P:
// RISC
module RISC (destinoWrWB,escribir,PCsrc,result,PCoutMEM,NReset,clk,alu_outMEM,WriteDataInMEM,datoMemOut,InstruccionIn,PCinIF,MemWriteInMEM);
  input [31:0] datoMemOut,InstruccionIn;
  input NReset,clk;
  output escribir,PCsrc,MemWriteInMEM;
  output [3:0] destinoWrWB;
  output [31:0] result,PCoutMEM,alu_outMEM,PCinIF,WriteDataInMEM;
  wire [31:0] InstruccionIn,PCoutIF,PCinIF;
  wire [31:0] InstruccionOut,inm_extID,PCinID,PCoutID;
  wire [3:0] destinoWrOutID;
  wire mbsID,negarID,jumpID,RegWriteoutID,MemtoRegID,MemWriteID,BranchID,ALUsrcID;
  wire [2:0] functID;
  wire [31:0] dato1EX,dato2EX,inm_extEX,PCinEX,PCoutEX,dataWrMemEX,alu_outEX;
  wire [3:0] destinoWrInEX,destinoWrOutEX;
  wire [2:0] functEX;
  wire RegWriteOutEX,RegWriteInEX,MemtoRegOutEX,MemtoRegInEX,MemWriteOutEX,MemWriteInEX,BranchOutEX,BranchInEX,ALUsrcEX,zeroEX,jumpEX,negarEX,mbsEX;
  wire BranchInMEM,jumpMEM,zeroMEM,MemWriteInMEM,MemWriteOutMEM,RegWriteInMEM,RegWriteOutMEM,MemtoRegInMEM,MemtoRegOutMEM;
  wire [3:0] destinoWrInMEM,destinoWrOutMEM;
  wire [31:0] datoMemOut,PCinMEM,WriteDataInMEM,alu_outWB1;
  wire [31:0] data_mem,alu_outWB2;
  wire [3:0] destinoWrInWB;
  wire RegWriteInWB,MemtoRegInWB;
  IF IF (
  .PCout(PCoutIF),
  .PCin(PCinIF));
  ID ID (
  .mbs(mbsID),
  .negar(negarID),
  .jump(jumpID),
  .dato1(dato1EX),
  .dato2(dato2EX),
  .destinoWrOut(destinoWrOutID),
  .inm_ext(inm_extID),
  .RegWriteout(RegWriteoutID),
  .MemtoReg(MemtoRegID),
  .MemWrite(MemWriteID),
  .Branch(BranchID),
  .ALUsrc(ALUsrcID),
  .funct(functID),
  .PCout(PCoutID),
  .Instruccion(InstruccionOut),
  .PCin(PCinID),
  .RegWritein(escribir),
  .dataWr(result),
  .destinoWrIn(destinoWrWB),
  .rst(NReset),
  .clk(clk));
  ...
Size: roughly 8,800 cells after synthesis, ~1,400 flip-flops, roughly 72,000 um^2 of cells after synthesis.
clock: 5.16 ns
lec_check: 0
abc_area: 1
cap_margin: 30
cell_pad_in_sites_detail_placement: 0
core_aspect_ratio: 0.57
core_margin: 2
core_utilization: 46
cts_cluster_diameter: 224
gpl_routability_driven: 0
max_routing_layer: met5
min_routing_layer: met1
place_density_lb_addon: 0.08
setup_slack_margin: 1.19
slew_margin: 0
run.sh (not shown) runs the stock make flow with config.mk's settings and CLKGATE_MAP_FILE=.
P was carried through to the last stage, and its layout satisfied the timing, DRC and antenna checks.
The inputs of Q differ from those of P as listed below.
Settings: a change of CORE_UTILIZATION from 46 to 52; a deleted MAX_ROUTING_LAYER that had been met5; a change of CAP_MARGIN from 30 to 20; a deleted SETUP_SLACK_MARGIN that had been 1.19; a deleted CORE_ASPECT_RATIO that had been 0.57; a deleted MIN_ROUTING_LAYER that had been met1; a deleted GPL_ROUTABILITY_DRIVEN that had been 0; a deleted PLACE_DENSITY_LB_ADDON that had been 0.08; a deleted ABC_AREA that had been 1; a deleted CELL_PAD_IN_SITES_DETAIL_PLACEMENT that had been 0; a deleted CTS_CLUSTER_DIAMETER that had been 224; a change of SLEW_MARGIN from 0 to 20; a change of the clock period (ns, I/O delays scaled along) from 5.16 to 3.79.
Findings:
- Nothing crashed in Q and all stages finished; the problem is that the final layout failed, the offending checks being negative setup slack.
- Going from P to Q, endpoint arrival time on the critical path moved up; cell count moved down.
- Comparing buffer count from post-CTS setup fixing for P and Q, the smaller number came from P.
- Q vs P — setup slack dropped 2.04 ns.
- Q vs P: total power up
- Looking at xor and xnor fraction of the mapped netlist area across P and Q, the one that comes out lower is P.
- Against P, maximum frequency in Q came out worse.
## Diff of input files: R against Q
Settings: putting SETUP_SLACK_MARGIN at 1.14 where nothing was set; swapping 52 for 71 in CORE_UTILIZATION; putting CTS_CLUSTER_DIAMETER at 360 where nothing was set; putting ABC_AREA at 1 where nothing was set; swapping 3.79 for 4.94 in the clock period (ns, I/O delays scaled along).
--- outcome ---
R finished end to end and its layout was clean on timing, DRC and antenna. NOTE per-cell via count in the routed design Q->R increased by more than 10%. Looking at actual transition at the worst max-transition pin, R sits 0.059 ns above Q. Compared with Q, R shows adder-cell area share of the yosys netlist lower by 0.24 points.
diff inputs: R => S
Settings: CORE_UTILIZATION: 71 -> 72; CTS_CLUSTER_SIZE: unset -> 44; ABC_AREA: 1 -> unset; SETUP_SLACK_MARGIN: 1.14 -> unset; TNS_END_PERCENT: unset -> 5; CTS_CLUSTER_DIAMETER: 360 -> unset; PLACE_DENSITY: unset -> 0.65; the clock period (ns, I/O delays scaled along): 4.94 -> 3.7.
==> comparison <==
To summarise S: no stage aborted, but the layout did not pass its checks, failing on negative setup slack. S has less setup slack than R. S and R ended up with roughly the same number of max-capacitance violations reported. Re relative contribution of the clock network to total power: S is 4.6 points down on R. Between S and R, the combinational share of power is higher for S.
Modified inputs, T compared to S
Settings: swapping 72 for 71 in CORE_UTILIZATION; clearing PLACE_DENSITY, which used to be 0.65; clearing CTS_CLUSTER_SIZE, which used to be 44; putting ABC_AREA at 1 where nothing was set; clearing TNS_END_PERCENT, which used to be 5; swapping 3.7 for 4.94 in the clock period (ns, I/O delays scaled along).
Notes after the runs:
- T finished end to end and its layout was clean on timing, DRC and antenna.
- Taking S over T, the overall chip area ratio works out to 0.910.
- Comparing T and S, area growth from synthesis to final layout is higher on S.
- Taking S as 1.0, T lands at 0.66 on overall power after layout.
- Going from S to T, cell depth of the worst flop-to-flop path grew by more than 10%.
- Taking S as 1.0, T lands at 1.18 on number of global-route vias before repair.
- Cell count on T is up relative to S.

========
## v20
Starting RTL as in the previous note.
Settings: LEC_CHECK=0, ABC_AREA=1, CAP_MARGIN=20, CORE_MARGIN=2, CORE_UTILIZATION=72, CTS_CLUSTER_DIAMETER=236, CTS_CLUSTER_SIZE=15, HOLD_SLACK_MARGIN=-0.09, PLACE_DENSITY=0.37, SLEW_MARGIN=20, TNS_END_PERCENT=5; clock period 6.76 ns.
Input-level comparison between v31 and v20:
Settings: removing TNS_END_PERCENT (formerly 5); changing CTS_CLUSTER_DIAMETER from 236 to 160; removing CTS_CLUSTER_SIZE (formerly 15); removing HOLD_SLACK_MARGIN (formerly -0.09); removing PLACE_DENSITY (formerly 0.37); changing the clock period (ns, I/O delays scaled along) from 6.76 to 3.91.
==> comparison <==
- Run status, v31: aborted in global routing (5_1_grt), error ODB-0269
- v31 vs. v20: horizontal die dimension held; post-CTS resize count went up by 70; number of instances in the placed design now sits higher.
- Delta (v31 minus v20): number of buffers on the longest clock path neither gained nor lost much, number of unique standard cell types used by synthesis saw little to no change, placed instance area picked up an extra 3.6%, post-CTS setup-driven buffer insertion count up 14.
- Number of buffers created by CTS, v31 and v20, higher one = v31.
- Number of hold buffers added after CTS up 1 in v31 wrt v20
- The die area of v20 and that of v31 are within noise of each other.
What v48 does differently from v31 at the input level:
Settings: PLACE_DENSITY: unset -> 0.4; CTS_CLUSTER_DIAMETER: 160 -> 397; the clock period (ns, I/O delays scaled along): 3.91 -> 3.79.
--- outcome ---
Against v31, v48 reports a number of buffers added by the clock tree synthesis step that is lower. On aoi/oai-family share of the synthesized area, v31 tracks v48 almost exactly. Compared with v31, in v48 placed wire-length estimate after detailed placement went down by about 6%; number of cells upsized or downsized after cts went down by about 9%; number of placement rows was more or less identical; total cell area reported by yosys after synthesis was more or less identical. Comparing v48 and v31, the lower count of buffers added by post-CTS timing repair for setup is on v48. Any difference in synthesized cell count between v31 and v48 is small enough to ignore. Finished, but not clean: v48, with setup timing. Comparing v48 and v31, worst setup slack after placement is lower on v48. Weighted congestion at the end of routability-driven global placement ended up 0.53% lower on v48 than on v31.
--- input diff v48..v57 ---
Settings: removing PLACE_DENSITY (formerly 0.4); removing CTS_CLUSTER_DIAMETER (formerly 397); changing CORE_UTILIZATION from 72 to 40; removing ABC_AREA (formerly 1); changing the clock period (ns, I/O delays scaled along) from 3.79 to 6.66.
==> results <==
Compared with v48, in v57 final area now sits lower; count of instances resized after the clock tree is built now sits lower; fraction of the mapped netlist area in simple logic gates now sits lower; shortest period the worst path allows now sits higher. Changes observed in v57 relative to v48: area fraction in mux cells climbed 10 points; die area climbed 65%; clock network fraction of total power dropped 0.4 points; worst hold margin barely changed. | total iterations of the first detailed-routing run | higher: v48 |. In v57 the arrival time reported for the critical path endpoint turned out 1.87 ns higher than in v48. The final layout from v57, which completed every stage, passed the timing, DRC and antenna checks at the end of the flow.
Input changes introduced in v3 (baseline for comparison: v57):
Settings: changing the clock period (ns, I/O delays scaled along) from 6.66 to 10.2.
==> results <==
The non-clock buffer count of v3 is lower than that of v57. Between v3 and v57, the data-path buffer share of cell area in the final layout is higher for v57. Wire length of the first global-routing pass shrinks slightly when moving from v57 to v3. Of v3 and v57, the run reporting the lower setup slack was v57. v57 was larger in final cell area than v3. Higher sum of internal, switching and leakage power was reported by v57, not v3. Going from v57 to v3, final cell count without fillers about even; via count about even; cell area power density fell 35%.
Inputs modified between v3 and v58:
Settings: swapping 20 for 10 in CAP_MARGIN; swapping 2 for 3 in CORE_MARGIN; putting CTS_CLUSTER_DIAMETER at 101 where nothing was set; swapping 10.2 for 8.0 in the clock period (ns, I/O delays scaled along).
## What came out
Looking at switching power across both flows, v58 is the weaker of the two, with v3 ahead. On highest attainable clock frequency: between v3 and v58, it ends up higher for v58. Looking at average via count per standard cell across v3 and v58, the one that comes out higher is v58. Looking only at register share of the cell area, and setting everything else aside, the lower value of v3 and v58 goes to v58. In v58, the power consumption came out 29% above the value in v3. Global-route usage for v58 is higher than for v3.
Power figures rest on the tool's default switching activity, not on a simulated workload.
